===== flow/constraint.sdc =====
create_clock -name core_clock -period 7.49 [get_ports {i_CLK}]
set_input_delay 1.4980 -clock core_clock [delete_from_list [all_inputs] [get_ports {i_CLK}]]
set_output_delay 1.4980 -clock core_clock [all_outputs]
set_load 0.01 [all_outputs]

===== flow/config.mk =====
export PLATFORM = sky130hd
export DESIGN_NAME = ARM_SingleCycle_CPU
export DESIGN_NICKNAME = ARM_SingleCycle_CPU
export VERILOG_FILES = /design/flow/design.v
export SDC_FILE = /design/flow/constraint.sdc
export NUM_CORES = 4
export LEC_CHECK = 0
export ABC_AREA = 0
export CAP_MARGIN = 15
export CELL_PAD_IN_SITES_GLOBAL_PLACEMENT = 1
export CORE_ASPECT_RATIO = 0.88
export CORE_MARGIN = 2
export CORE_UTILIZATION = 51
export CTS_CLUSTER_SIZE = 73
export GPL_ROUTABILITY_DRIVEN = 1
export GPL_TIMING_DRIVEN = 1
export HOLD_SLACK_MARGIN = -0.07
export SLEW_MARGIN = 20

===== flow/design.v =====
module	ARM_SingleCycle_DataPath
	#(parameter	BusWidth = 32)
	(input logic	i_CLK, i_RESET,
	input logic[1:0]				i_Reg_Src, i_Imm_Src,
	input logic						i_PC_Src, i_ALU_Src, 
	input logic						i_Mem_ToReg,
	input logic						i_Reg_Write,
	input logic[1:0]				i_ALU_Control,
	output logic[3:0]				o_ALU_Flags,
	input logic[23:0]				i_Instr,
	output logic[(BusWidth - 1):0]	o_PC, o_ALU_Result,
	output logic[(BusWidth - 1):0]	o_Write_Data,
	input logic[(BusWidth - 1):0]	i_Read_Data);
	logic[(BusWidth - 1):0]			s_PC_in;
	logic[(BusWidth - 1):0]			s_PC;
	logic[(BusWidth - 1):0]			s_PC_Plus4, s_PC_Plus8;
	logic[3:0]						s_Reg1_Address, s_Reg2_Address;
	logic[(BusWidth - 1):0]			s_Reg1_Data, s_Reg2_Data;
	logic[(BusWidth - 1):0]			s_ExtendedData;
	logic[6:0]						s_Shamt;
	logic[(BusWidth - 1):0]			s_Shifted_Data;
	logic[(BusWidth - 1):0]			s_ALU_Src2;
	logic[(BusWidth - 1):0]			s_ALU_Result;
	logic[(BusWidth - 1):0]			s_Result;
	ARM_Mux2				PC_Source
		(s_PC_Plus4, s_Result,
		i_PC_Src,
		s_PC_in);
	ARM_ProgramCounter		ProgramCounter
		(i_CLK, i_RESET,
		s_PC_in,
		s_PC);
	assign o_PC = s_PC;
	ARM_Adder				NextInstruction_Adder
		(s_PC,  32'd4,
		s_PC_Plus4);
	ARM_Adder				PC_Plus8_Adder
		( 32'd4, s_PC_Plus4,
		s_PC_Plus8);
	ARM_Mux2	Reg1_Source
		(i_Instr[19:16], 4'd15,
		i_Reg_Src[0],
		s_Reg1_Address[3:0]);
	ARM_Mux2	Reg2_Source
		(i_Instr[3:0], i_Instr[15:12],
		i_Reg_Src[1],
		s_Reg2_Address[3:0]);
	ARM_RegisterFile		RegisterFile
		(i_CLK, i_RESET,
		i_Reg_Write,
		s_Reg1_Address, s_Reg2_Address,
		 i_Instr[15:12],
		s_PC_Plus8,
		s_Result,
		s_Reg1_Data, s_Reg2_Data);
	ARM_ExtensionUnit		ExtensionUnit
		(i_Instr[23:0],
		i_Imm_Src,
		s_ExtendedData);
	ARM_Mux2				ALU_Src2_Mux
		(s_Reg2_Data, s_ExtendedData,
		i_ALU_Src,
		s_ALU_Src2);
	ARM_ALU					ALU
		(s_Reg1_Data, s_ALU_Src2,
		i_ALU_Control,
		s_ALU_Result,
		o_ALU_Flags);
	assign o_ALU_Result = s_ALU_Result;
	assign o_Write_Data = s_Reg2_Data;
	ARM_Mux2				Result_Source
		(s_ALU_Result, i_Read_Data,
		i_Mem_ToReg,
		s_Result);
endmodule
module	ARM_ProgramCounter
	#(parameter	AddressBusWidth	= 32)
	(input logic							i_CLK, i_RESET,
	input logic[(AddressBusWidth - 1):0]	i_Address,
	output logic[(AddressBusWidth - 1):0]	o_Address);
	always_ff	@(posedge i_CLK, posedge i_RESET)
	begin
		if (i_RESET)		o_Address <= 'd0;
		else				o_Address <= i_Address;
	end
endmodule
module	ARM_Adder
	#(parameter BusWidth = 32)
	(input logic[(BusWidth - 1):0]	i_Adder_Src1, i_Adder_Src2,
	output logic[(BusWidth - 1):0]	o_Adder_Result);
	assign o_Adder_Result = i_Adder_Src1 + i_Adder_Src2;
endmodule
module	ARM_RegisterFile
	#(parameter	BusWidth			= 32,
				RegisterFileSize	= 15)
	(input logic					i_CLK, i_RESET,
	input logic						i_Write_Enable,
	input logic[3:0]				i_Address_ToRead1, i_Address_ToRead2,
	input logic[3:0]				i_Address_ToWrite,
	input logic[(BusWidth - 1):0]	i_R15,
	input logic[(BusWidth - 1):0]	i_Write_Data,
	output logic[(BusWidth - 1):0]	o_Read_Data1, o_Read_Data2);
	int								i;
	logic[(BusWidth - 1):0]			RegisterFile[(RegisterFileSize - 1):0];
	always_ff	@(posedge i_CLK, posedge i_RESET)
	begin
		if (i_RESET)
		begin
			for (i = 0; i < 15; i = i + 1)		RegisterFile[i] <= 32'd0;
		end
		else if (i_Write_Enable)				RegisterFile[i_Address_ToWrite] <= i_Write_Data;
	end
	assign o_Read_Data1 = (i_Address_ToRead1 == 4'd15) ?	i_R15 : RegisterFile[i_Address_ToRead1];
	assign o_Read_Data2 = (i_Address_ToRead2 == 4'd15) ?	i_R15 : RegisterFile[i_Address_ToRead2];
endmodule
module	ARM_ExtensionUnit
	#(parameter	BusWidth			= 32,
				ExtendableDataWidth	= 24)
	(input logic[(ExtendableDataWidth - 1):0]	i_Data,
	input logic[1:0]							i_ExtensionControl,
	output logic[(BusWidth - 1):0]				o_Extension);
	typedef enum logic[1:0] {IMM_DATA_PROCESSING, IMM_MEM, IMM_BRANCH}	ExtensionType;
	always_comb
	begin
		case (i_ExtensionControl)
			IMM_DATA_PROCESSING:	o_Extension = {24'b0, i_Data[7:0]};
			IMM_MEM:				o_Extension = {20'b0, i_Data[11:0]};
			IMM_BRANCH:				o_Extension = {{6{i_Data[23]}}, i_Data[23:0], 2'b00};
			default:	o_Extension = 32'bx;
		endcase
	end
endmodule
module ARM_Shift
	#(parameter	BusWidth	= 32)
	(input logic[(BusWidth - 1):0]	i_Data,
	input logic[6:0]				i_Shamt,
	output logic[(BusWidth - 1):0]	o_Shifted_Data);
	int		l_Shamt;
	typedef enum logic[1:0]	{LSL, LSR, ASR, ROR}	t_ShiftType;
	logic[1:0]						s_ShiftType;
	assign s_ShiftType = i_Shamt[1:0];
	always_comb
	begin
		case (s_ShiftType)
			LSL:	o_Shifted_Data = (i_Data << i_Shamt[6:2]);
			LSR:	o_Shifted_Data = (i_Data >> i_Shamt[6:2]);
			ASR:	o_Shifted_Data = (i_Data >>> i_Shamt[6:2]);
			ROR:
			begin
				case(i_Shamt[6:2])
					4'd0:	o_Shifted_Data = i_Data;
					4'd1:
					begin
						o_Shifted_Data[((BusWidth - 1) - 1):0] = i_Data >> 1;
						o_Shifted_Data[(BusWidth - 1)] = i_Data[0];
					end
					4'd2:
					begin
						o_Shifted_Data[((BusWidth - 1) - 2):0] = i_Data >> 2;
						o_Shifted_Data[(BusWidth - 1):((BusWidth - 1) - 1)] = i_Data[1:0];
					end
					4'd3:
					begin
						o_Shifted_Data[((BusWidth - 1) - 3):0] = i_Data >> 3;
						o_Shifted_Data[(BusWidth - 1):((BusWidth - 1) - 2)] = i_Data[2:0];
					end
					4'd4:
					begin
						o_Shifted_Data[((BusWidth - 1) - 4):0] = i_Data >> 4;
						o_Shifted_Data[(BusWidth - 1):((BusWidth - 1) - 3)] = i_Data[3:0];
					end
					4'd5:
					begin
						o_Shifted_Data[((BusWidth - 1) - 5):0] = i_Data >> 5;
						o_Shifted_Data[(BusWidth - 1):((BusWidth - 1) - 4)] = i_Data[4:0];
					end
					4'd6:
					begin
						o_Shifted_Data[((BusWidth - 1) - 6):0] = i_Data >> 6;
						o_Shifted_Data[(BusWidth - 1):((BusWidth - 1) - 5)] = i_Data[5:0];
					end
					4'd7:
					begin
						o_Shifted_Data[((BusWidth - 1) - 7):0] = i_Data >> 7;
						o_Shifted_Data[(BusWidth - 1):((BusWidth - 1) - 6)] = i_Data[6:0];
					end
					4'd8:
					begin
						o_Shifted_Data[((BusWidth - 1) - 8):0] = i_Data >> 8;
						o_Shifted_Data[(BusWidth - 1):((BusWidth - 1) - 7)] = i_Data[7:0];
					end
					4'd9:
					begin
						o_Shifted_Data[((BusWidth - 1) - 9):0] = i_Data >> 9;
						o_Shifted_Data[(BusWidth - 1):((BusWidth - 1) - 8)] = i_Data[8:0];
					end
					4'd10:
					begin
						o_Shifted_Data[((BusWidth - 1) - 10):0] = i_Data >> 10;
						o_Shifted_Data[(BusWidth - 1):((BusWidth - 1) - 9)] = i_Data[9:0];
					end
					4'd11:
					begin
						o_Shifted_Data[((BusWidth - 1) - 11):0] = i_Data >> 11;
						o_Shifted_Data[(BusWidth - 1):((BusWidth - 1) - 10)] = i_Data[10:0];
					end
					4'd12:
					begin
						o_Shifted_Data[((BusWidth - 1) - 12):0] = i_Data >> 12;
						o_Shifted_Data[(BusWidth - 1):((BusWidth - 1) - 11)] = i_Data[11:0];
					end
					4'd13:
					begin
						o_Shifted_Data[((BusWidth - 1) - 13):0] = i_Data >> 13;
						o_Shifted_Data[(BusWidth - 1):((BusWidth - 1) - 12)] = i_Data[12:0];
					end
					4'd14:
					begin
						o_Shifted_Data[((BusWidth - 1) - 14):0] = i_Data >> 14;
						o_Shifted_Data[(BusWidth - 1):((BusWidth - 1) - 13)] = i_Data[13:0];
					end
					4'd15:
					begin
						o_Shifted_Data[((BusWidth - 1) - 15):0] = i_Data >> 15;
						o_Shifted_Data[(BusWidth - 1):((BusWidth - 1) - 14)] = i_Data[14:0];
					end
				endcase
			end
		endcase
	end
endmodule
module	ARM_ALU
	#(parameter	BusWidth	= 32)
	(input logic[(BusWidth - 1):0]	i_ALU_Src1, i_ALU_Src2,
	input logic[1:0]				i_ALU_Control,
	output logic[(BusWidth - 1):0]	o_ALU_Result,
	output logic[3:0]				o_ALU_Flags);
	logic[(BusWidth - 1):0]			s_ALU_Result;
	logic							s_Flag_Negative, s_Flag_Zero;
	logic							s_Flag_Carry, s_Flag_Overflow;
	logic[BusWidth:0]				s_Sum_Ext;
	logic							s_Sum_Carry;
	assign s_Sum_Ext = {1'b0, i_ALU_Src1} + {1'b0, i_ALU_Src2};
	assign s_Sum_Carry = s_Sum_Ext[BusWidth];
	typedef enum logic[1:0] {ADD, SUB, AND, ORR}	ALU_Operation;
	always_comb
	begin
		case (i_ALU_Control[1:0])
			ADD:	s_ALU_Result = i_ALU_Src1 + i_ALU_Src2;
			SUB:	s_ALU_Result = i_ALU_Src1 - i_ALU_Src2;
			AND:	s_ALU_Result = i_ALU_Src1 & i_ALU_Src2;
			ORR:	s_ALU_Result = i_ALU_Src1 | i_ALU_Src2;
			default:	s_ALU_Result = 32'b0;
		endcase
	end
	always_comb
	begin
		s_Flag_Negative = (s_ALU_Result[BusWidth - 1] == 1'b1) ?	1'b1 : 1'b0;
		s_Flag_Zero = (s_ALU_Result == 0) ?							1'b1 : 1'b0;
		case (i_ALU_Control[1:0])
			ADD:
			begin
				s_Flag_Carry = s_Sum_Carry;
				s_Flag_Overflow =	((~i_ALU_Src1[BusWidth - 1] & ~i_ALU_Src2[BusWidth - 1] & s_ALU_Result[BusWidth - 1]) |
									(i_ALU_Src1[BusWidth - 1] & i_ALU_Src2[BusWidth - 1] & ~s_ALU_Result[BusWidth - 1]));
			end
			SUB:
			begin
				s_Flag_Carry = (i_ALU_Src1 >= i_ALU_Src2) ?					1'b1 : 1'b0;
				s_Flag_Overflow =	((i_ALU_Src1[BusWidth - 1] & ~i_ALU_Src2[BusWidth - 1] & ~s_ALU_Result[BusWidth - 1]) |
									(~i_ALU_Src1[BusWidth - 1] & i_ALU_Src2[BusWidth - 1] & s_ALU_Result[BusWidth - 1]));
			end
			default:
			begin
				s_Flag_Carry = 1'bx;
				s_Flag_Overflow = 1'bx;
			end
		endcase
	end
	assign o_ALU_Result =	s_ALU_Result;
	assign o_ALU_Flags =	{s_Flag_Negative, s_Flag_Zero,
							s_Flag_Carry, s_Flag_Overflow};
endmodule
module ARM_Mux2
	#(parameter	BusWidth	= 32)
	(input logic[(BusWidth - 1):0]	i_Mux_Src0, i_Mux_Src1,
	input logic						i_Mux_Src_Select,
	output logic[(BusWidth - 1):0]	o_Mux_out);
	assign o_Mux_out = (i_Mux_Src_Select) ?	i_Mux_Src1 : i_Mux_Src0;
endmodule
module ARM_SyngleCycle_Controller
	(input logic		i_CLK, i_RESET,
	input logic[3:0]	i_ALU_Flags,
	output logic[1:0]	o_Reg_Src, o_Imm_Src,
	output logic		o_PC_Src, o_ALU_Src,
	output logic		o_Mem_ToReg,
	output logic		o_Reg_Write, o_Mem_Write,
	output logic[1:0]	o_ALU_Control,
	input logic[15:0]	i_Instr);
	logic[3:0]			s_Cond;
	logic[1:0]			s_Flag_Write;
	logic				s_PC_Src;
	logic				s_Reg_Write, s_Mem_Write;
	logic				s_No_Write;
	logic[1:0]			s_Op;
	logic[5:0]			s_Funct;
	logic[3:0]			s_Rd;
	assign s_Cond	= i_Instr[15:12];
	assign s_Op		= i_Instr[11:10];
	assign s_Funct	= i_Instr[9:4];
	assign s_Rd		= i_Instr[3:0];
	ARM_SyngleCycle_Decoder				Decoder
		(s_Op,
		s_Funct,
		s_Rd,
		s_Flag_Write,
		s_PC_Src,
		s_Reg_Write, s_Mem_Write,
		s_No_Write,
		o_Mem_ToReg,
		o_ALU_Src,
		o_Reg_Src, o_Imm_Src,
		o_ALU_Control);
	ARM_SyngleCycle_ConditionalLogic	ConditionalLogic
		(i_CLK, i_RESET,
		s_Cond,
		i_ALU_Flags,
		s_Flag_Write,
		s_PC_Src,
		s_Reg_Write, s_Mem_Write,
		s_No_Write,
		o_PC_Src,
		o_Reg_Write, o_Mem_Write);
endmodule
module	ARM_SyngleCycle_Decoder
	(input logic[1:0]	i_Op,
	input logic[5:0]	i_Funct,
	input logic[3:0]	i_Rd,
	output logic[1:0]	o_Flag_Write,
	output logic		o_PC_Src,
	output logic		o_Reg_Write, o_Mem_Write,
	output logic		o_No_Write,
	output logic		o_Mem_ToReg,
	output logic		o_ALU_Src,
	output logic[1:0]	o_Reg_Src, o_Imm_Src,
	output logic[1:0]	o_ALU_Control);
	logic				s_ALU_Operation;
	logic				s_Branch;
	ARM_SyngleCycle_ALU_Decoder		ALU_Decoder
		(i_Funct[4:0],
		s_ALU_Operation,
		o_ALU_Control, o_Flag_Write,
		o_No_Write);
	ARM_SyngleCycle_Main_Decoder	Main_Decoder
		(i_Op, {i_Funct[5], i_Funct[0]},
		o_Reg_Src, o_Imm_Src,
		o_ALU_Src,
		o_Reg_Write, o_Mem_Write,
		o_Mem_ToReg,
		s_ALU_Operation,
		s_Branch);
	ARM_SyngleCycle_PC_Logic		PC_Logic
		(i_Rd,
		s_Branch, o_Reg_Write,
		o_PC_Src);
endmodule
module	ARM_SyngleCycle_ALU_Decoder
	(input logic[4:0]	i_Funct,
	input logic			i_ALU_Operation,
	output logic[1:0]	o_ALU_Control, o_Flag_Write,
	output logic		o_No_Write);
	typedef enum logic[3:0]	{ADD = 4'b0100,
							SUB = 4'b0010,
							AND = 4'b0000,
							ORR = 4'b1100,
							CMP = 4'b1010}	InstructionType;
	always_comb
	begin
		if (i_ALU_Operation)
		begin
			o_ALU_Control		= 2'bxx;
			o_No_Write			= 1'bx;
			o_Flag_Write		= 2'b00;
			case (i_Funct[4:1])
				ADD:
				begin
					o_ALU_Control		= 2'b00;
					o_No_Write			= 1'b0;
					if (i_Funct[0])		o_Flag_Write	= 2'b11;
				end
				SUB:
				begin
					o_ALU_Control		= 2'b01;
					o_No_Write			= 1'b0;
					if (i_Funct[0])		o_Flag_Write	= 2'b11;
				end
				AND:
				begin
					o_ALU_Control		= 2'b10;
					o_No_Write			= 1'b0;
					if (i_Funct[0])		o_Flag_Write	= 2'b10;
				end
				ORR:
				begin
					o_ALU_Control		= 2'b11;
					o_No_Write			= 1'b0;
					if (i_Funct[0])		o_Flag_Write	= 2'b10;
				end
				CMP:
				begin
					o_ALU_Control		= 2'b01;
					o_No_Write			= 1'b1;
					if (i_Funct[0])		o_Flag_Write	= 2'b11;
				end
				default:
				begin
					o_ALU_Control		= 2'bxx;
					o_No_Write			= 1'bx;
					o_Flag_Write		= 2'bxx;
				end
			endcase
		end
		else
		begin
			o_ALU_Control	= 2'b0;
			o_Flag_Write	= 2'b0;
			o_No_Write		= 1'b0;
		end
	end
endmodule
module	ARM_SyngleCycle_Main_Decoder
	(input logic[1:0]	i_Op, i_Funct,
	output logic[1:0]	o_Reg_Src, o_Imm_Src,
	output logic		o_ALU_Src,
	output logic		o_Reg_Write, o_Mem_Write,
	output logic		o_Mem_ToReg,
	output logic		o_ALU_Operation,
	output logic		o_Branch);
	typedef enum logic[1:0] {DATA_PROCESSING,
							MEM_CONTROL,
							BRANCH}	InstructionType;
	always_comb
	begin
		case (i_Op)
			DATA_PROCESSING:
			begin
				if (i_Funct[1])
				begin
					o_Branch		= 1'b0;
					o_Mem_ToReg		= 1'b0;
					o_Mem_Write		= 1'b0;
					o_ALU_Src		= 1'b1;
					o_Imm_Src		= 2'b00;
					o_Reg_Write		= 1'b1;
					o_Reg_Src		= 2'bx0;
					o_ALU_Operation	= 1'b1;
				end
				else
				begin
					o_Branch		= 1'b0;
					o_Mem_ToReg		= 1'b0;
					o_Mem_Write		= 1'b0;
					o_ALU_Src		= 1'b0;
					o_Imm_Src		= 2'bxx;
					o_Reg_Write		= 1'b1;
					o_Reg_Src		= 2'b00;
					o_ALU_Operation	= 1'b1;
				end
			end
			MEM_CONTROL:
			begin
				if (i_Funct[0])
				begin
					o_Branch		= 1'b0;
					o_Mem_ToReg		= 1'b1;
					o_Mem_Write		= 1'b0;
					o_ALU_Src		= 1'b1;
					o_Imm_Src		= 2'b01;
					o_Reg_Write		= 1'b1;
					o_Reg_Src		= 2'bx0;
					o_ALU_Operation	= 1'b0;
				end
				else
				begin
					o_Branch		= 1'b0;
					o_Mem_ToReg		= 1'bx;
					o_Mem_Write		= 1'b1;
					o_ALU_Src		= 1'b1;
					o_Imm_Src		= 2'b01;
					o_Reg_Write		= 1'b0;
					o_Reg_Src		= 2'b10;
					o_ALU_Operation	= 1'b0;
				end
			end
			BRANCH:
			begin
				o_Branch		= 1'b1;
				o_Mem_ToReg		= 1'b0;
				o_Mem_Write		= 1'b0;
				o_ALU_Src		= 1'b1;
				o_Imm_Src		= 2'b10;
				o_Reg_Write		= 1'b0;
				o_Reg_Src		= 2'bx1;
				o_ALU_Operation	= 1'b0;
			end
			default:
			begin
				o_Branch		= 1'bx;
				o_Mem_ToReg		= 1'bx;
				o_Mem_Write		= 1'bx;
				o_ALU_Src		= 1'bx;
				o_Imm_Src		= 2'bxx;
				o_Reg_Write		= 1'bx;
				o_Reg_Src		= 2'bxx;
				o_ALU_Operation	= 1'bx;
			end
		endcase
	end
endmodule
module	ARM_SyngleCycle_PC_Logic
	(input logic[3:0]	i_Rd,
	input logic			i_Branch, i_Reg_Write,
	output logic		o_PC_Src);
	assign o_PC_Src = (((i_Rd == 4'd15) & i_Reg_Write) | i_Branch) ?	1'b1 : 1'b0;
endmodule
module	ARM_SyngleCycle_ConditionalLogic
	(input logic		i_CLK, i_RESET,
	input logic[3:0]	i_Cond,
	input logic[3:0]	i_ALU_Flags,
	input logic[1:0]	i_Flag_Write,
	input logic			i_PC_Src,
	input logic			i_Reg_Write, i_Mem_Write,
	input logic			i_No_Write,
	output logic		o_PC_Src,
	output logic		o_Reg_Write, o_Mem_Write);
	logic[1:0]			s_Flags_NZ, s_Flags_CV;
	logic				s_Cond_Executed;
	logic[1:0]			s_Flag_Write;
	assign s_Flag_Write = (s_Cond_Executed) ?	i_Flag_Write : 2'b00;
	always_ff	@(posedge i_CLK, posedge i_RESET)
	begin
		if (i_RESET)
		begin
			s_Flags_NZ <= 2'b00;
			s_Flags_CV <= 2'b00;
		end
		else
		begin
			if (s_Flag_Write[1])	s_Flags_NZ <= i_ALU_Flags[3:2];
			if (s_Flag_Write[0])	s_Flags_CV <= i_ALU_Flags[1:0];
		end
	end
	ARM_SyngleCycle_ConditionCheck	ConditionCheck
		(i_Cond,
		s_Flags_NZ,
		s_Flags_CV,
		s_Cond_Executed);
	always_comb
	begin
		if (s_Cond_Executed)
		begin
			o_PC_Src = i_PC_Src;
			o_Mem_Write = i_Mem_Write;
			if (~i_No_Write)	o_Reg_Write = i_Reg_Write;
			else					o_Reg_Write = 1'b0;
		end
		else
		begin
			o_PC_Src = 1'b0;
			o_Mem_Write = 1'b0;
			o_Reg_Write = 1'b0;
		end
	end
endmodule
module	ARM_SyngleCycle_ConditionCheck
	(input logic[3:0]	i_Cond,
	input logic[1:0]	i_Flags_NZ,
	input logic[1:0]	i_Flags_CV,
	output logic		o_Cond_Executed);
	typedef enum logic[3:0]	{EQ, NE, CS, LO,
							MI, PL, VS, VC,
							HI,	LS, GE, LT,
							GT, LE, AL}	ConditionTyoe;
	always_comb
	begin
		case (i_Cond)
			EQ:	if (i_Flags_NZ[0])		o_Cond_Executed = 1'b1;
				else					o_Cond_Executed = 1'b0;
			NE:	if (i_Flags_NZ[0] == 0)	o_Cond_Executed = 1'b1;
				else					o_Cond_Executed = 1'b0;
			CS:	if (i_Flags_CV[1])		o_Cond_Executed = 1'b1;
				else					o_Cond_Executed = 1'b0;
			LO:	if (i_Flags_CV[1] == 0)	o_Cond_Executed = 1'b1;
				else					o_Cond_Executed = 1'b0;
			MI:	if (i_Flags_NZ[1])		o_Cond_Executed = 1'b1;
				else					o_Cond_Executed = 1'b0;
			PL:	if (i_Flags_NZ[1] == 0)	o_Cond_Executed = 1'b1;
				else					o_Cond_Executed = 1'b0;
			VS:	if (i_Flags_CV[0])		o_Cond_Executed = 1'b1;
				else					o_Cond_Executed = 1'b0;
			VC:	if (i_Flags_CV[0] == 0)	o_Cond_Executed = 1'b1;
				else					o_Cond_Executed = 1'b0;
			HI:	if ((i_Flags_NZ[0] == 0) & (i_Flags_CV[1]))	o_Cond_Executed = 1'b1;
				else										o_Cond_Executed = 1'b0;
			LS:	if ((i_Flags_NZ[0]) | (i_Flags_CV[1] == 0))	o_Cond_Executed = 1'b1;
				else										o_Cond_Executed = 1'b0;
			GE:	if (~((i_Flags_NZ[1]) ^ (i_Flags_CV[0])))	o_Cond_Executed = 1'b1;
				else										o_Cond_Executed = 1'b0;
			LT:	if (((i_Flags_NZ[1]) ^ (i_Flags_CV[0])))	o_Cond_Executed = 1'b1;
				else										o_Cond_Executed = 1'b0;
			GT:	if ((~i_Flags_NZ[0]) & (~((i_Flags_NZ[1]) ^ (i_Flags_CV[0]))))	o_Cond_Executed = 1'b1;
				else															o_Cond_Executed = 1'b0;
			LE:	if ((i_Flags_NZ[0]) | (((i_Flags_NZ[1]) ^ (i_Flags_CV[0]))))	o_Cond_Executed = 1'b1;
				else															o_Cond_Executed = 1'b0;
			AL:	o_Cond_Executed = 1'b1;
			default:	o_Cond_Executed = 1'bx;
		endcase
	end
endmodule
module ARM_SingleCycle_CPU
	#(parameter	BusWidth	= 32)
	(input logic		i_CLK, i_RESET,
	input logic[(BusWidth - 1):0]	i_Instr,
	output logic[(BusWidth - 1):0]	o_PC,
	output logic[(BusWidth - 1):0]	o_Data_Address,
	output logic					o_Mem_Write,
	output logic[(BusWidth - 1):0]	o_Write_Data,
	input logic[(BusWidth - 1):0]	i_Read_Data);
	logic[3:0]			s_ALU_Flags;
	logic[1:0]			s_Reg_Src, s_Imm_Src;
	logic				s_PC_Src, s_ALU_Src;
	logic[1:0]			s_ALU_Control;
	logic				s_Mem_ToReg;
	logic				s_Reg_Write; 
	ARM_SingleCycle_DataPath	Datapath
		(i_CLK, i_RESET,
		s_Reg_Src, s_Imm_Src,
		s_PC_Src, s_ALU_Src,
		s_Mem_ToReg,
		s_Reg_Write,
		s_ALU_Control,
		s_ALU_Flags,
		i_Instr[23:0],
		o_PC, o_Data_Address,
		o_Write_Data,
		i_Read_Data);
	ARM_SyngleCycle_Controller	Controller
		(i_CLK, i_RESET,
		s_ALU_Flags,
		s_Reg_Src, s_Imm_Src,
		s_PC_Src, s_ALU_Src,
		s_Mem_ToReg,
		s_Reg_Write, o_Mem_Write,
		s_ALU_Control,
		{i_Instr[31:20], i_Instr[15:12]});
endmodule

===== flow/run.sh =====
#!/bin/bash
# the make line also repeats each setting of config.mk as NAME=value (left out here)
make -C /OpenROAD-flow-scripts/flow DESIGN_CONFIG=/design/flow/config.mk WORK_HOME=/design/flow/orfs CLKGATE_MAP_FILE= finish

==> results of run 1 <==
-- cell type report --
class	instances	area (um2)	area share, %
clock buffer	73	1510	3.27
multi-input combinational	2889	19800	42.8
timing repair buffer	1121	10000	21.7
tap	836	1050	2.26
sequential	516	12900	28.0
inverter	133	508	1.10
clock inverter	22	422	0.913
antenna	4	10.0	0.0217
-- what timing repair did --
action,CTS,global route
setup buffers,132,25
setup endpoints to repair,50,29
resized,510,137
pin swaps,214,108
cloned,1,0
-- routing by layer --
metal / up-vias / part of all wire [%] / GRT usage [%]
li1: 15900 / - / -
met1: 18200 / 36 / 60.7
met2: 3308 / 40 / 69.6
met3: 1049 / 14 / 16.7
met4: 2 / 9.7 / 36.4
met5: - / 0.0068 / 0
-- through the flow --
stage	util [%]	setup slack, ns	setup TNS [ns]
2_1_floorplan	-	-1.02	-524.40
4_1_cts	72.7	-0.118	-0.757
3_3_place_gp	65.2	-1.93	-174.92
6_report	73.9	-0.334	-3.82
3_5_place_dp	65.2	-1.91	-180.38
5_1_grt	73.9	-0.450	-6.15
==> impl_metrics.env, run 1 <==
# flow metrics
export IMPL_htreeDepth=2
export IMPL_combPwrFrac_pct=48.0
export IMPL_synth_stat_cells=3857
export IMPL_yosys_warnings=14
export IMPL_pwr_share_seq_pct=33.1
export IMPL_yosys_area_top_type="dfrtp_1"
export IMPL_power_leader="combinational logic"
export IMPL_path_clk_slew_ns=0.06
export IMPL_power_density_nw_per_um2=341
export IMPL_pg_clk_uw=2970
export IMPL_portBuffers=162
export IMPL_failed_checks="setup timing"
export IMPL_status="failed layout checks"
export IMPL_startpoint="i_Instr[27]"
export IMPL_slew_viol_final=0
export IMPL_edf_count=0
export IMPL_holdPathStages=2
export IMPL_grt_pass1_vias=37900
export IMPL_hold_slack_ns=0.510
export IMPL_worstSetupPathType="in2out"
export IMPL_crit_buf_inv=11
export IMPL_fp_utilization_pct=51.4
export IMPL_mux_share_pct=1.65
export IMPL_worstPathArrival_ns=6.33
export IMPL_drcViolationCount=0
export IMPL_grt_use_total_pct=48.6
export IMPL_min_to="Datapath.RegisterFile.RegisterFile[10][8]$_DFFE_PP0P_"
export IMPL_netlist_instances=3857
export IMPL_cts_root_buf="clkbuf_16"
export IMPL_yosys_area_share_xor_xnor_pct=1.77
export IMPL_final_area_um2=46200
export IMPL_top_area_share_pct=40.2
export IMPL_logic_family="AND-OR/OR-AND gates"
export IMPL_hold_buffers=0
export IMPL_fin_worst_skew_ns=0.0557
export IMPL_fp_row_count=86
export IMPL_dp_hpwl_um=111000
export IMPL_vias=38500
export IMPL_synth_most_common_cell="nand2_1"
export IMPL_antenna_found_initial=6
export IMPL_min_delay_start="Datapath.RegisterFile.RegisterFile[10][8]$_DFFE_PP0P_"
export IMPL_worst_pin_slew_ns=1.22
export IMPL_worst_path_stages=29
export IMPL_area_leaders="dfrtp_1, o21ai_0, a22oi_1, nand2_1, ha_1"
export IMPL_intPower_uw=9150
export IMPL_vias_per_cell=6.87
export IMPL_r2r_end="Controller.ConditionalLogic.s_Flags_NZ[0]$_DFFE_PP0P_"
export IMPL_ir_worst_vdd_mv=0.248
export IMPL_crit_required_ns=5.99
export IMPL_die_area_um2=65000
export IMPL_hp_class="reg2reg"
export IMPL_grt_ovfl_total=0
export IMPL_async_flop_share_pct=100
export IMPL_drtIter0Drc=6960
export IMPL_yosysUniqueCellTypes=89
export IMPL_sw_frac_of_total_pct=41.9
export IMPL_cpPeakStageDelay_ns=0.38
export IMPL_die_h_um=239
export IMPL_nets=4889
export IMPL_critical_path_max_fanout=6
export IMPL_fa_ha_area_share_pct=4.29
export IMPL_warnings=115
export IMPL_place_gp_congestion=1.19
export IMPL_cap_violations=0
export IMPL_p_clk_share_pct=18.8
export IMPL_cp_endpoint="o_Data_Address[31]"
export IMPL_crit_top_cell="buf_6"
export IMPL_ys_area_um2=32100
export IMPL_r2r_start="Datapath.ProgramCounter.o_Address[3]$_DFF_PP0_"
export IMPL_cts_num_sinks=516
export IMPL_clockBufferDepth=3
export IMPL_seq_power_uw=5220
export IMPL_top_level_ports=163
export IMPL_ys_seq_share_pct=40.2
export IMPL_endpoint_kind="primary output"
export IMPL_rr_worst_depth=32
export IMPL_syn_area_per_cell_um2=8.33
export IMPL_power_total_uw=15700
export IMPL_synth_compound_area_share_pct=30.1
export IMPL_crit_family="AND-OR/OR-AND gates"
export IMPL_avgRoutedWirePerCell_um=28.9
export IMPL_simple_gate_area_share_pct=16.6
export IMPL_place_area_um2=40800
export IMPL_period_used_pct=104
export IMPL_layout_area_overhead_vs_synth_pct=43.7
export IMPL_floorplan_nets=4032
export IMPL_min_period_ns=7.82
export IMPL_setup_viol=20
export IMPL_drtAntennaViolNets=0
export IMPL_p_leak_uw=0.0208
export IMPL_comb_cell_power_uw=7570
export IMPL_crit_path_start_kind="primary input"
export IMPL_syn_area_um2=32100
export IMPL_cts_tree="built"
export IMPL_dpl_cell_count=5348
export IMPL_fillers=4620
export IMPL_drtPass1Iterations=12
export IMPL_dieWidth_um=272
export IMPL_cts_buffers=53
export IMPL_flop_cell="dfrtp_1"
export IMPL_r2r_slack_ns=0.74
export IMPL_max_slew_margin_pct=18.2
export IMPL_synth_seq_cells=516
export IMPL_crit_slowest_cell="a221o_1"
export IMPL_rsz0062_at_grt="yes"
export IMPL_max_freq_mhz=128
export IMPL_grt_pass1_wl_um=238000
export IMPL_finalHoldViolCount=0
export IMPL_core_um2=62500
export IMPL_final_cells=5594
export IMPL_setup_ws_ns=-0.334
export IMPL_clk_latency_ns=0.65
export IMPL_p_sw_uw=6600
export IMPL_finalWirelength_um=162000
export IMPL_top_cells_by_count="nand2_1, o21ai_0, dfrtp_1"
export IMPL_grt_max_degree=129
==> inputs of run 2 (changes only) <==
- CAP_MARGIN: 15 -> 20
- CELL_PAD_IN_SITES_DETAIL_PLACEMENT: default -> 2
- CORE_ASPECT_RATIO: 0.88 -> 1.24
- CORE_UTILIZATION: 51 -> 23
- CTS_CLUSTER_SIZE: 73 -> 15
- GPL_ROUTABILITY_DRIVEN: 1 -> 0
- HOLD_SLACK_MARGIN: -0.07 -> 0.21
- PLACE_DENSITY: default -> 0.48
- SETUP_SLACK_MARGIN: default -> 2.61
- SLEW_MARGIN: 20 -> 5
- clock period: 7.49 -> 8.97 ns (I/O delays scaled with it)
==> run 2 against run 1 <==
Net effect:
- still fails the layout checks on setup timing
- final cell count rose by 19%
- sequential share of layout area decreased by 1.5 points
- synthesized cell count unchanged
- count of clock-buffer cells in the layout grew 14
- critical endpoint is now o_Data_Address[12]
- utilization decreased by 39 points
==> impl_metrics.env, run 2 <==
# flow metrics
export IMPL_die_area_um2=143000
export IMPL_p_sw_uw=6400
export IMPL_crit_top_cell="buf_6"
export IMPL_slew_viol_final=0
export IMPL_place_area_um2=42300
export IMPL_synth_stat_cells=3857
export IMPL_flop_cell="dfrtp_1"
export IMPL_setup_tns_ns=-0.0652
export IMPL_avgRoutedWirePerCell_um=32.6
export IMPL_path_clk_slew_ns=0.07
export IMPL_drcViolationCount=0
export IMPL_pg_clk_uw=2560
export IMPL_top_level_ports=163
export IMPL_min_delay_start="Datapath.RegisterFile.RegisterFile[2][11]$_DFFE_PP0P_"
export IMPL_startpoint="i_Instr[27]"
export IMPL_endpoint_kind="primary output"
export IMPL_cts_buffers=58
export IMPL_synth_compound_area_share_pct=30.1
export IMPL_crit_family="AND-OR/OR-AND gates"
export IMPL_mux_share_pct=1.65
export IMPL_crit_path_start_kind="primary input"
export IMPL_portBuffers=162
export IMPL_synth_most_common_cell="nand2_1"
export IMPL_yosys_warnings=14
export IMPL_vias_per_cell=5.70
export IMPL_setup_ws_ns=-0.0652
export IMPL_yosys_area_share_xor_xnor_pct=1.77
export IMPL_p_leak_uw=0.0215
export IMPL_cts_tree="built"
export IMPL_yosysUniqueCellTypes=89
export IMPL_floorplan_nets=4032
export IMPL_die_h_um=420
export IMPL_crit_required_ns=7.18
export IMPL_cap_violations=0
export IMPL_drtAntennaViolNets=0
export IMPL_grt_ovfl_total=0
export IMPL_p_clk_share_pct=17.9
export IMPL_holdPathStages=2
export IMPL_syn_area_per_cell_um2=8.33
export IMPL_worstSetupPathType="in2out"
export IMPL_drtIter0Drc=3378
export IMPL_clk_latency_ns=0.68
export IMPL_grt_use_total_pct=28.7
export IMPL_dieWidth_um=340
export IMPL_status="failed layout checks"
export IMPL_grt_max_degree=121
export IMPL_period_used_pct=101
export IMPL_layout_area_overhead_vs_synth_pct=52.0
export IMPL_top_area_share_pct=40.2
export IMPL_r2r_start="Datapath.ProgramCounter.o_Address[3]$_DFF_PP0_"
export IMPL_rsz0062_at_grt="yes"
export IMPL_hold_slack_ns=0.508
export IMPL_nets=4952
export IMPL_ys_area_um2=32100
export IMPL_cp_endpoint="o_Data_Address[12]"
export IMPL_finalWirelength_um=217000
export IMPL_cts_root_buf="clkbuf_16"
export IMPL_min_period_ns=9.04
export IMPL_cpPeakStageDelay_ns=0.54
export IMPL_grt_pass1_wl_um=300000
export IMPL_crit_slowest_cell="o211ai_1"
export IMPL_vias=38100
export IMPL_clockBufferDepth=3
export IMPL_worst_path_stages=30
export IMPL_min_to="Datapath.RegisterFile.RegisterFile[2][11]$_DFFE_PP0P_"
export IMPL_grt_pass1_vias=40100
export IMPL_htreeDepth=2
export IMPL_async_flop_share_pct=100
export IMPL_intPower_uw=7930
export IMPL_ys_seq_share_pct=40.2
export IMPL_worst_pin_slew_ns=1.24
export IMPL_simple_gate_area_share_pct=16.6
export IMPL_max_slew_margin_pct=16.9
export IMPL_r2r_slack_ns=1.55
export IMPL_core_um2=139000
export IMPL_antenna_found_initial=5
export IMPL_fp_utilization_pct=23.2
export IMPL_fin_worst_skew_ns=0.0290
export IMPL_crit_buf_inv=13
export IMPL_finalHoldViolCount=0
export IMPL_post_place_ws_ns=-1.08
export IMPL_combPwrFrac_pct=50.3
export IMPL_edf_count=0
export IMPL_synth_seq_cells=516
export IMPL_syn_area_um2=32100
export IMPL_cts_num_sinks=516
export IMPL_fa_ha_area_share_pct=4.29
export IMPL_critical_path_max_fanout=7
export IMPL_r2r_end="Controller.ConditionalLogic.s_Flags_NZ[0]$_DFFE_PP0P_"
export IMPL_seq_power_uw=4560
export IMPL_power_leader="combinational logic"
export IMPL_pwr_share_seq_pct=31.8
export IMPL_hold_buffers=0
export IMPL_drtPass1Iterations=8
export IMPL_logic_family="AND-OR/OR-AND gates"
export IMPL_top_cells_by_count="nand2_1, o21ai_0, dfrtp_1"
export IMPL_worstPathArrival_ns=7.24
export IMPL_power_density_nw_per_um2=293
export IMPL_final_area_um2=48800
export IMPL_sw_frac_of_total_pct=44.7
export IMPL_hp_class="reg2reg"
export IMPL_fp_row_count=152
export IMPL_yosys_area_top_type="dfrtp_1"
export IMPL_rr_worst_depth=38
export IMPL_area_leaders="dfrtp_1, o21ai_0, a22oi_1, nand2_1, ha_1"
export IMPL_warnings=107
export IMPL_failed_checks="setup timing"
export IMPL_max_freq_mhz=111
export IMPL_ir_worst_vdd_mv=0.146
export IMPL_netlist_instances=3857
export IMPL_comb_cell_power_uw=7210
export IMPL_setup_viol=1
export IMPL_dp_hpwl_um=150000
run 2: per-layer routing:
metal	vias to the layer above	share of wire (%)	GRT usage, %
li1	16000	-	-
met1	19700	39	34.5
met2	1665	47	48.8
met3	664	6.0	3.86
met4	0	7.7	16.9
met5	-	0	0
run 2: layout make-up:
class,count,area (um2)
fillers,15100,89800
multi-input cells,2889,20400
repair buffers,1179,10700
clock inverters,20,274
inverters,133,529
diodes,3,7.51
flip-flops and latches,516,12900
well taps,1848,2310
clock buffers,87,1710
run 2: what timing repair did:
item,4_1_cts,5_1_grt
setup endpoints to repair,532,514
gates cloned,3,4
buffers inserted,153,88
pin swaps,177,145
resized,478,227
run 2: through the flow:
stage | power, uW | util [%] | std cells
finish | 14300 | 35.2 | 6675
global route | 15000 | 35.2 | 6673
CTS | 13600 | 34.0 | 6578
detailed placement | 10300 | 30.5 | 6315
global placement | 10100 | 30.5 | 6314
floorplan | 6750 | - | 3857
==> inputs of run 3 (changes only) <==
- ABC_AREA: 0 -> default
- CELL_PAD_IN_SITES_DETAIL_PLACEMENT: 2 -> default
- CELL_PAD_IN_SITES_GLOBAL_PLACEMENT: 1 -> 3
- CORE_ASPECT_RATIO: 1.24 -> default
- CORE_UTILIZATION: 23 -> 16
- CTS_CLUSTER_SIZE: 15 -> 96
- GPL_ROUTABILITY_DRIVEN: 0 -> 1
- GPL_TIMING_DRIVEN: 1 -> default
- HOLD_SLACK_MARGIN: 0.21 -> default
- MAX_ROUTING_LAYER: default -> met5
- MIN_ROUTING_LAYER: default -> met2
- PLACE_DENSITY: 0.48 -> 0.49
- SETUP_SLACK_MARGIN: 2.61 -> 2.64
- SLEW_MARGIN: 5 -> 20
- clock period: 8.97 -> 10.8 ns (I/O delays scaled with it)
==> run 3 against run 2 <==
Net effect:
- fails the layout checks on DRC
- flip-flop count unchanged
- combinational power decreased by 25%
- cell area is 1.8% lower
- die size increased by 43%
- largest power group unchanged
- utilization fell by 11 points
- first-iteration DRC count rose to 2.7 times the previous value
- via count grew 30%
==> impl_metrics.env, run 3 <==
# flow metrics
export IMPL_die_h_um=452
export IMPL_ir_worst_vdd_mv=0.105
export IMPL_final_area_um2=47900
export IMPL_clk_latency_ns=0.73
export IMPL_htreeDepth=3
export IMPL_groute_layer_met3_usage_pct=43.9
export IMPL_slew_viol_final=0
export IMPL_holdPathStages=2
export IMPL_ys_seq_share_pct=40.2
export IMPL_min_to="Datapath.RegisterFile.RegisterFile[3][28]$_DFFE_PP0P_"
export IMPL_crit_top_cell="buf_6"
export IMPL_place_gp_congestion=1.01
export IMPL_warnings=113
export IMPL_worstPathArrival_ns=7.54
export IMPL_worst_pin_slew_ns=1.20
export IMPL_status="failed layout checks"
export IMPL_fp_utilization_pct=16.1
export IMPL_die_area_um2=204000
export IMPL_grt_pass1_vias=55000
export IMPL_edf_count=0
export IMPL_met1_usage_pct=0
export IMPL_cpPeakStageDelay_ns=0.45
export IMPL_p_leak_uw=0.0203
export IMPL_period_used_pct=89.8
export IMPL_simple_gate_area_share_pct=16.6
export IMPL_antenna_found_initial=0
export IMPL_setup_viol=0
export IMPL_comb_cell_power_uw=5420
export IMPL_grt_use_total_pct=33.1
export IMPL_netlist_instances=3857
export IMPL_intPower_uw=6300
export IMPL_cts_buffers=70
export IMPL_core_um2=200000
export IMPL_crit_family="AND-OR/OR-AND gates"
export IMPL_synth_stat_cells=3857
export IMPL_floorplan_nets=4032
export IMPL_max_freq_mhz=103
export IMPL_flop_cell="dfrtp_1"
export IMPL_crit_buf_inv=16
export IMPL_top_cells_by_count="nand2_1, o21ai_0, dfrtp_1"
export IMPL_worst_path_stages=34
export IMPL_p_clk_share_pct=21.0
export IMPL_mux_share_pct=1.65
export IMPL_p_sw_uw=5420
export IMPL_yosys_warnings=14
export IMPL_hp_class="reg2reg"
export IMPL_drcViolationCount=2
export IMPL_cts_tree="built"
export IMPL_power_density_nw_per_um2=244
export IMPL_synth_most_common_cell="nand2_1"
export IMPL_seq_power_uw=3840
export IMPL_failed_checks="DRC"
export IMPL_layout_area_overhead_vs_synth_pct=49.2
export IMPL_area_leaders="dfrtp_1, o21ai_0, a22oi_1, nand2_1, ha_1"
export IMPL_clockBufferDepth=3
export IMPL_min_period_ns=9.70
export IMPL_ys_area_um2=32100
export IMPL_grt_pass1_wl_um=313000
export IMPL_finalHoldViolCount=0
export IMPL_endpoint_kind="primary output"
export IMPL_crit_slowest_cell="a222oi_1"
export IMPL_final_cells=7287
export IMPL_dieWidth_um=452
export IMPL_dpl_cell_count=6991
export IMPL_rsz0062_at_grt="yes"
export IMPL_drtAntennaViolNets=0
export IMPL_logic_family="AND-OR/OR-AND gates"
export IMPL_r2r_end="Datapath.RegisterFile.RegisterFile[7][21]$_DFFE_PP0P_"
export IMPL_pwr_share_seq_pct=32.8
export IMPL_r2r_slack_ns=3.31
export IMPL_grt_busiest_layer="met3"
export IMPL_cts_root_buf="clkbuf_16"
export IMPL_sw_frac_of_total_pct=46.2
export IMPL_top_area_share_pct=40.2
export IMPL_max_slew_margin_pct=19.7
export IMPL_hold_buffers=0
export IMPL_use_met2_pct=38.9
export IMPL_cts_num_sinks=516
export IMPL_syn_area_per_cell_um2=8.33
export IMPL_place_area_um2=42100
export IMPL_syn_area_um2=32100
export IMPL_path_clk_slew_ns=0.06
export IMPL_grt_ovfl_total=0
export IMPL_synth_seq_cells=516
export IMPL_min_delay_start="Datapath.RegisterFile.RegisterFile[3][28]$_DFFE_PP0P_"
export IMPL_drtIter0Drc=9045
export IMPL_async_flop_share_pct=100
export IMPL_vias_per_cell=6.77
export IMPL_pg_clk_uw=2460
export IMPL_yosys_area_top_type="dfrtp_1"
export IMPL_synth_compound_area_share_pct=30.1
export IMPL_r2r_start="Datapath.ProgramCounter.o_Address[4]$_DFF_PP0_"
export IMPL_crit_required_ns=8.64
export IMPL_cap_violations=0
export IMPL_startpoint="i_Instr[27]"
export IMPL_rr_worst_depth=27
export IMPL_avgRoutedWirePerCell_um=31.8
export IMPL_worstSetupPathType="in2out"
export IMPL_yosys_area_share_xor_xnor_pct=1.77
export IMPL_fin_worst_skew_ns=0.0441
export IMPL_grt_max_degree=143
export IMPL_vias=49300
export IMPL_top_level_ports=163
export IMPL_portBuffers=162
export IMPL_yosysUniqueCellTypes=89
export IMPL_drtPass1Iterations=52
export IMPL_nets=4739
export IMPL_crit_path_start_kind="primary input"
export IMPL_fa_ha_area_share_pct=4.29
export IMPL_cp_endpoint="o_Data_Address[30]"
export IMPL_combPwrFrac_pct=46.2
export IMPL_dp_hpwl_um=162000
export IMPL_finalWirelength_um=232000
export IMPL_critical_path_max_fanout=5
export IMPL_fp_row_count=164
export IMPL_power_leader="combinational logic"
## run 3: per-stage QoR
step	power (uW)	utilization [%]	hold slack (ns)	setup WS, ns	TNS [ns]
6_report	11700	24.0	0.512	1.10	0
3_5_place_dp	8390	21.1	0.497	-0.240	-0.388
5_1_grt	12300	24.0	0.539	0.936	0
4_1_cts	11200	23.4	0.511	0.910	0
3_3_place_gp	8420	21.1	0.489	-0.221	-0.375
2_1_floorplan	5510	-	0.469	1.63	0
## run 3: what timing repair did
item,4_1_cts,5_1_grt
setup endpoints to repair,129,33
setup buffers,109,44
cloned,2,0
resized,393,203
pin swaps,111,107
## run 3: per-layer routing
layer | vias to the layer above | share of wire, %
met5 | - | 1.9
met1 | 16200 | 0
li1 | 15500 | -
met2 | 16000 | 49
met4 | 114 | 7.2
met3 | 1487 | 42
## run 3: cell type report
| class | count | area (um2) |
|---|---|---|
| antenna | 17 | 42.5 |
| clock buffer | 91 | 1950 |
| clock inverter | 31 | 292 |
| fill | 21900 | 152000 |
| inverter | 133 | 527 |
| multi-input combinational | 2889 | 20100 |
| sequential | 516 | 12900 |
| tap | 2656 | 3320 |
| timing repair buffer | 954 | 8780 |
==> inputs of run 4 (changes only) <==
- ABC_AREA: default -> 1
- CELL_PAD_IN_SITES_GLOBAL_PLACEMENT: 3 -> default
- CORE_ASPECT_RATIO: default -> 1.19
- CORE_UTILIZATION: 16 -> 69
- CTS_CLUSTER_DIAMETER: default -> 242
- CTS_CLUSTER_SIZE: 96 -> 95
- GPL_ROUTABILITY_DRIVEN: 1 -> default
- HOLD_SLACK_MARGIN: default -> 0.3
- MAX_ROUTING_LAYER: met5 -> default
- MIN_ROUTING_LAYER: met2 -> default
- PLACE_DENSITY: 0.49 -> 0.43
- SETUP_SLACK_MARGIN: 2.64 -> 0.97
- TNS_END_PERCENT: default -> 10
- clock period: 10.8 -> 8.21 ns (I/O delays scaled with it)
==> run 4 against run 3 <==
Net effect:
- the run now fails in global routing (5_1_grt)
- synthesized cell count is 40% higher
- area after synthesis is 11% higher
- die size shrank 74%
==> impl_metrics.env, run 4 <==
# physical design summary
export IMPL_status="stopped before the end"
export IMPL_lastStage="global routing (5_1_grt)"
export IMPL_stop_error="[ERROR GRT-0232] Routing congestion too high. Check the congestion heatmap in the GUI."
export IMPL_fa_ha_area_share_pct=3.85
export IMPL_top_level_ports=163
export IMPL_syn_area_per_cell_um2=6.63
export IMPL_synth_compound_area_share_pct=17.9
export IMPL_place_gp_congestion=1.20
export IMPL_cts_num_sinks=516
export IMPL_grt_ovfl_total=369
export IMPL_die_area_um2=53800
export IMPL_synth_stat_cells=5402
export IMPL_syn_area_um2=35800
export IMPL_yosys_area_share_xor_xnor_pct=0.506
export IMPL_async_flop_share_pct=100
export IMPL_yosys_warnings=14
export IMPL_portBuffers=162
export IMPL_mux_share_pct=0.311
export IMPL_ys_seq_share_pct=36.0
export IMPL_edf_count=0
export IMPL_core_um2=51600
export IMPL_synth_most_common_cell="nand2_1"
export IMPL_simple_gate_area_share_pct=29.9
export IMPL_floorplan_nets=5577
export IMPL_logic_family="simple AND/OR/NAND/NOR gates"
export IMPL_yosys_area_top_type="dfrtp_1"
export IMPL_cts_root_buf="clkbuf_16"
export IMPL_hold_buffers=0
export IMPL_die_h_um=253
export IMPL_clockBufferDepth=3
export IMPL_netlist_instances=5402
export IMPL_top_cells_by_count="nand2_1, inv_1, o21ai_0"
export IMPL_yosysUniqueCellTypes=58
export IMPL_place_area_um2=42600
export IMPL_cts_buffers=9
export IMPL_dp_hpwl_um=121000
export IMPL_flop_cell="dfrtp_1"
export IMPL_grt_use_total_pct=86.1
export IMPL_fp_utilization_pct=69.5
export IMPL_dpl_cell_count=6666
export IMPL_area_leaders="dfrtp_1, nand2_1, o21ai_0, inv_1, nand3_1"
export IMPL_fp_row_count=91
export IMPL_dieWidth_um=213
export IMPL_htreeDepth=1
export IMPL_ys_area_um2=35800
export IMPL_synth_seq_cells=516
export IMPL_top_area_share_pct=36.0
[run 4: layer usage]
layer,GRT overflow,global-route usage (%)
met1,21,86.5
met2,192,96.1
met3,22,78.5
met4,130,82.0
met5,4,57.2
[run 4: metrics by stage]
| step | worst slack (ns) | hold slack [ns] |
|---|---|---|
| 2_1_floorplan | -0.440 | 0.449 |
| 3_3_place_gp | -0.356 | 0.465 |
| 3_5_place_dp | -0.407 | 0.472 |
| 4_1_cts | 0.825 | 0.528 |
[run 4: what timing repair did]
action                                  CTS
gates cloned                              1
resized                                 403
endpoints found under the setup margin   32
setup buffers                            45
pin swaps                                92
==> inputs of run 5 (changes only) <==
- ABC_AREA: 1 -> default
- CAP_MARGIN: 20 -> 0
- CORE_ASPECT_RATIO: 1.19 -> default
- CORE_UTILIZATION: 69 -> 66
- CTS_CLUSTER_DIAMETER: 242 -> 237
- CTS_CLUSTER_SIZE: 95 -> 69
- HOLD_SLACK_MARGIN: 0.3 -> default
- PLACE_DENSITY: 0.43 -> 0.6
- SETUP_SLACK_MARGIN: 0.97 -> 2.15
- TNS_END_PERCENT: 10 -> default
- clock period: 8.21 -> 7.49 ns (I/O delays scaled with it)
==> run 5 against run 4 <==
Net effect:
- the flow again stops in global routing (5_1_grt)
- area after synthesis fell by 10%
- synthesized cell count fell by 29%
- die size fell by 6.1%
==> impl_metrics.env, run 5 <==
# physical design summary
export IMPL_status="stopped before the end"
export IMPL_lastStage="global routing (5_1_grt)"
export IMPL_stop_error="[ERROR GRT-0116] Global routing finished with congestion. Check the congestion regions in the DRC Viewer."
export IMPL_floorplan_nets=4032
export IMPL_portBuffers=162
export IMPL_synth_stat_cells=3857
export IMPL_yosys_area_top_type="dfrtp_1"
export IMPL_cts_buffers=11
export IMPL_syn_area_um2=32100
export IMPL_flop_cell="dfrtp_1"
export IMPL_fp_utilization_pct=67.0
export IMPL_simple_gate_area_share_pct=16.6
export IMPL_ys_area_um2=32100
export IMPL_synth_compound_area_share_pct=30.1
export IMPL_die_area_um2=50500
export IMPL_dieWidth_um=225
export IMPL_cts_root_buf="clkbuf_16"
export IMPL_synth_seq_cells=516
export IMPL_dp_hpwl_um=104000
export IMPL_synth_most_common_cell="nand2_1"
export IMPL_clockBufferDepth=3
export IMPL_yosys_warnings=14
export IMPL_area_leaders="dfrtp_1, o21ai_0, a22oi_1, nand2_1, ha_1"
export IMPL_netlist_instances=3857
export IMPL_fa_ha_area_share_pct=4.29
export IMPL_fp_row_count=80
export IMPL_cts_num_sinks=516
export IMPL_edf_count=0
export IMPL_core_um2=47900
export IMPL_top_level_ports=163
export IMPL_yosys_area_share_xor_xnor_pct=1.77
export IMPL_syn_area_per_cell_um2=8.33
export IMPL_logic_family="AND-OR/OR-AND gates"
export IMPL_grt_ovfl_total=98
export IMPL_htreeDepth=1
export IMPL_die_h_um=225
export IMPL_place_gp_congestion=1.23
export IMPL_place_area_um2=40600
export IMPL_yosysUniqueCellTypes=89
export IMPL_async_flop_share_pct=100
export IMPL_dpl_cell_count=5066
export IMPL_top_area_share_pct=40.2
export IMPL_mux_share_pct=1.65
export IMPL_ys_seq_share_pct=40.2
export IMPL_top_cells_by_count="nand2_1, o21ai_0, dfrtp_1"
export IMPL_hold_buffers=0
export IMPL_grt_use_total_pct=80.8
-- run 5: through the flow --
stage	setup slack [ns]	hold WS (ns)
2_1_floorplan	-1.02	0.469
3_3_place_gp	-1.12	0.485
3_5_place_dp	-1.24	0.497
4_1_cts	-0.215	0.542
-- run 5: layer usage --
metal  overflow  global-route usage, %
met1          5                   81.9
met5          2                   54.6
met4         35                   71.4
met2         50                   93.6
met3          6                   71.6
-- run 5: timing repair --
action,4_1_cts
gates cloned,5
pin swaps,217
setup endpoints to repair,565
setup buffers,140
resized,523
endpoints found under the hold margin,0
==> inputs of run 6 (changes only) <==
- CAP_MARGIN: 0 -> 20
- CORE_ASPECT_RATIO: default -> 0.52
- CTS_CLUSTER_DIAMETER: 237 -> default
- CTS_CLUSTER_SIZE: 69 -> default
- PLACE_DENSITY: 0.6 -> default
- PLACE_DENSITY_LB_ADDON: default -> 0.0
- SETUP_SLACK_MARGIN: 2.15 -> 0.72
- TNS_END_PERCENT: default -> 5
- clock period: 7.49 -> 7.71 ns (I/O delays scaled with it)
==> run 6 against run 5 <==
Net effect:
- the flow again stops in global routing (5_1_grt)
- area after synthesis unchanged
- synthesized cell count is the same
- die size rose by 0.19%
==> impl_metrics.env, run 6 <==
# physical design summary
export IMPL_synth_compound_area_share_pct=30.1
export IMPL_synth_seq_cells=516
export IMPL_yosys_area_top_type="dfrtp_1"
export IMPL_die_area_um2=50600
export IMPL_dpl_cell_count=5042
export IMPL_synth_stat_cells=3857
export IMPL_top_level_ports=163
export IMPL_fp_utilization_pct=66.7
export IMPL_syn_area_per_cell_um2=8.33
export IMPL_flop_cell="dfrtp_1"
export IMPL_die_h_um=163
export IMPL_fp_row_count=58
export IMPL_synth_most_common_cell="nand2_1"
export IMPL_netlist_instances=3857
export IMPL_mux_share_pct=1.65
export IMPL_place_area_um2=39300
export IMPL_portBuffers=162
export IMPL_core_um2=48200
export IMPL_clockBufferDepth=3
export IMPL_async_flop_share_pct=100
export IMPL_floorplan_nets=4032
export IMPL_yosys_area_share_xor_xnor_pct=1.77
export IMPL_cts_root_buf="clkbuf_16"
export IMPL_place_gp_congestion=1.35
export IMPL_ys_area_um2=32100
export IMPL_cts_num_sinks=516
export IMPL_yosys_warnings=14
export IMPL_ys_seq_share_pct=40.2
export IMPL_htreeDepth=2
export IMPL_yosysUniqueCellTypes=89
export IMPL_top_area_share_pct=40.2
export IMPL_area_leaders="dfrtp_1, o21ai_0, a22oi_1, nand2_1, ha_1"
export IMPL_grt_use_total_pct=78.7
export IMPL_hold_buffers=0
export IMPL_fa_ha_area_share_pct=4.29
export IMPL_dp_hpwl_um=105000
export IMPL_simple_gate_area_share_pct=16.6
export IMPL_dieWidth_um=310
export IMPL_edf_count=0
export IMPL_cts_buffers=43
export IMPL_syn_area_um2=32100
export IMPL_stop_error="[ERROR GRT-0116] Global routing finished with congestion. Check the congestion regions in the DRC Viewer."
export IMPL_top_cells_by_count="nand2_1, o21ai_0, dfrtp_1"
export IMPL_status="stopped before the end"
export IMPL_lastStage="global routing (5_1_grt)"
export IMPL_grt_ovfl_total=16
export IMPL_logic_family="AND-OR/OR-AND gates"
## run 6: per-stage QoR
step / setup WS (ns) / hold slack [ns]
floorplan: -0.840 / 0.469
global placement: -1.44 / 0.484
detailed placement: -1.64 / 0.497
CTS: 0.0457 / 0.513
## run 6: repair_timing
action	CTS
setup buffers	174
endpoints found under the hold margin	0
endpoints found under the setup margin	298
resized	480
pin swaps	198
## run 6: routing by layer
layer	GRT overflow	GRT usage [%]
met1	1	82.2
met2	4	89.9
met3	5	70.3
met4	6	68.4
met5	0	39.7
==> inputs of run 7 (changes only) <==
- CORE_ASPECT_RATIO: 0.52 -> default
- CORE_UTILIZATION: 66 -> 40
- PLACE_DENSITY: default -> 0.6
- PLACE_DENSITY_LB_ADDON: 0.0 -> default
- SETUP_SLACK_MARGIN: 0.72 -> default
- TNS_END_PERCENT: 5 -> default
- clock period: 7.71 -> 7.88 ns (I/O delays scaled with it)
==> run 7 against run 6 <==
Net effect:
- area after synthesis unchanged
- die size increased by 63%
- synthesized cell count unchanged
- now fails the layout checks on setup timing
==> impl_metrics.env, run 7 <==
# flow metrics
export IMPL_critical_path_max_fanout=16
export IMPL_failed_checks="setup timing"
export IMPL_top_level_ports=163
export IMPL_async_flop_share_pct=100
export IMPL_pwr_share_seq_pct=33.8
export IMPL_period_used_pct=102
export IMPL_yosys_warnings=14
export IMPL_max_freq_mhz=124
export IMPL_comb_cell_power_uw=6890
export IMPL_area_leaders="dfrtp_1, o21ai_0, a22oi_1, nand2_1, ha_1"
export IMPL_p_clk_share_pct=19.1
export IMPL_finalWirelength_um=161000
export IMPL_warnings=107
export IMPL_yosys_area_share_xor_xnor_pct=1.77
export IMPL_setup_tns_ns=-1.19
export IMPL_yosys_area_top_type="dfrtp_1"
export IMPL_grt_pass1_wl_um=235000
export IMPL_drtAntennaViolNets=0
export IMPL_antenna_found_initial=6
export IMPL_synth_compound_area_share_pct=30.1
export IMPL_core_um2=79300
export IMPL_layout_area_overhead_vs_synth_pct=41.1
export IMPL_mux_share_pct=1.65
export IMPL_vias_per_cell=6.31
export IMPL_yosysUniqueCellTypes=89
export IMPL_cts_buffers=56
export IMPL_startpoint="i_Instr[27]"
export IMPL_flop_cell="dfrtp_1"
export IMPL_fa_ha_area_share_pct=4.29
export IMPL_portBuffers=162
export IMPL_logic_family="AND-OR/OR-AND gates"
export IMPL_worst_pin_slew_ns=1.13
export IMPL_die_h_um=287
export IMPL_crit_path_start_kind="primary input"
export IMPL_fin_worst_skew_ns=0.0317
export IMPL_seq_power_uw=4950
export IMPL_syn_area_um2=32100
export IMPL_dp_hpwl_um=112000
export IMPL_min_to="Datapath.RegisterFile.RegisterFile[12][22]$_DFFE_PP0P_"
export IMPL_p_leak_uw=0.0205
export IMPL_fp_row_count=103
export IMPL_power_leader="combinational logic"
export IMPL_setup_ws_ns=-0.179
export IMPL_hp_class="reg2reg"
export IMPL_r2r_slack_ns=0.93
export IMPL_synth_most_common_cell="nand2_1"
export IMPL_cap_violations=0
export IMPL_r2r_start="Datapath.ProgramCounter.o_Address[3]$_DFF_PP0_"
export IMPL_finalHoldViolCount=0
export IMPL_synth_seq_cells=516
export IMPL_path_clk_slew_ns=0.07
export IMPL_crit_family="AND-OR/OR-AND gates"
export IMPL_die_area_um2=82600
export IMPL_power_density_nw_per_um2=323
export IMPL_grt_use_total_pct=38.4
export IMPL_max_slew_margin_pct=24.8
export IMPL_rsz0062_at_grt="yes"
export IMPL_sw_frac_of_total_pct=42.1
export IMPL_rr_worst_depth=32
export IMPL_grt_ovfl_total=0
export IMPL_drtPass1Iterations=10
export IMPL_netlist_instances=3857
export IMPL_ys_seq_share_pct=40.2
export IMPL_pg_clk_uw=2800
export IMPL_cts_num_sinks=516
export IMPL_setup_viol=14
export IMPL_intPower_uw=8480
export IMPL_drtIter0Drc=5003
export IMPL_min_delay_start="Datapath.RegisterFile.RegisterFile[12][22]$_DFFE_PP0P_"
export IMPL_drcViolationCount=0
export IMPL_avgRoutedWirePerCell_um=28.1
export IMPL_crit_top_cell="buf_4"
export IMPL_crit_required_ns=6.30
export IMPL_cp_endpoint="o_Data_Address[31]"
export IMPL_clk_latency_ns=0.63
export IMPL_worstSetupPathType="in2out"
export IMPL_place_gp_congestion=1.05
export IMPL_crit_buf_inv=10
export IMPL_holdPathStages=2
export IMPL_cts_root_buf="clkbuf_16"
export IMPL_nets=4823
export IMPL_combPwrFrac_pct=47.1
export IMPL_cpPeakStageDelay_ns=0.43
export IMPL_grt_max_degree=179
export IMPL_fp_utilization_pct=40.5
export IMPL_cts_tree="built"
export IMPL_hold_slack_ns=0.512
export IMPL_worstPathArrival_ns=6.48
export IMPL_htreeDepth=2
export IMPL_edf_count=0
export IMPL_ys_area_um2=32100
export IMPL_syn_area_per_cell_um2=8.33
export IMPL_r2r_end="Controller.ConditionalLogic.s_Flags_NZ[0]$_DFFE_PP0P_"
export IMPL_dieWidth_um=287
export IMPL_top_area_share_pct=40.2
export IMPL_status="failed layout checks"
export IMPL_ir_worst_vdd_mv=0.186
export IMPL_synth_stat_cells=3857
export IMPL_slew_viol_final=0
export IMPL_simple_gate_area_share_pct=16.6
export IMPL_grt_pass1_vias=34800
export IMPL_endpoint_kind="primary output"
export IMPL_floorplan_nets=4032
export IMPL_top_cells_by_count="nand2_1, o21ai_0, dfrtp_1"
export IMPL_clockBufferDepth=3
export IMPL_crit_slowest_cell="a222oi_1"
export IMPL_min_period_ns=8.06
export IMPL_vias=36300
export IMPL_p_sw_uw=6160
export IMPL_worst_path_stages=27
[run 7: metrics by stage]
| step | utilization (%) | total power [uW] | area (um2) | instances | setup slack (ns) |
|---|---|---|---|---|---|
| 6_report | 57.2 | 14600 | 45300 | 5747 | -0.179 |
| 5_1_grt | 57.2 | 15400 | 45300 | 5746 | -0.395 |
| 4_1_cts | 56.4 | 14200 | 44700 | 5723 | -0.0454 |
| 3_5_place_dp | 50.8 | 10900 | 40300 | 5497 | -1.77 |
| 3_3_place_gp | 50.8 | 10800 | 40300 | 5497 | -1.70 |
| 2_1_floorplan | - | 7420 | 32100 | 3857 | -0.704 |
[run 7: layout make-up]
cell class              instances  area [um2]
diodes                          2        5.00
clock inverters                38         439
multi-input cells            2889       19400
clock buffers                  67        1500
repair buffers               1052        9260
inverters                     133         526
well taps                    1050        1310
flip-flops and latches        516       12900
fillers                      7125       33900
[run 7: per-layer routing]
| metal | vias to the layer above | part of all wire (%) | global-route usage (%) | routed length [um] |
|---|---|---|---|---|
| met2 | 2433 | 42 | 57.1 | 68200 |
| met5 | - | 0.022 | 0 | 35 |
| met1 | 17400 | 39 | 50.5 | 63500 |
| li1 | 15800 | - | - | - |
| met4 | 6 | 6.4 | 19.8 | 10400 |
| met3 | 614 | 12 | 11.1 | 19300 |
[run 7: what timing repair did]
action | 4_1_cts | 5_1_grt
buffers inserted | 122 | 23
pin swaps | 155 | 81
gates cloned | 1 | 0
setup endpoints to repair | 32 | 28
hold buffers | 0 | 0
resized | 396 | 132
hold endpoints to repair | 0 | 0
No activity file was given, so power comes from the tool's default toggle rates.
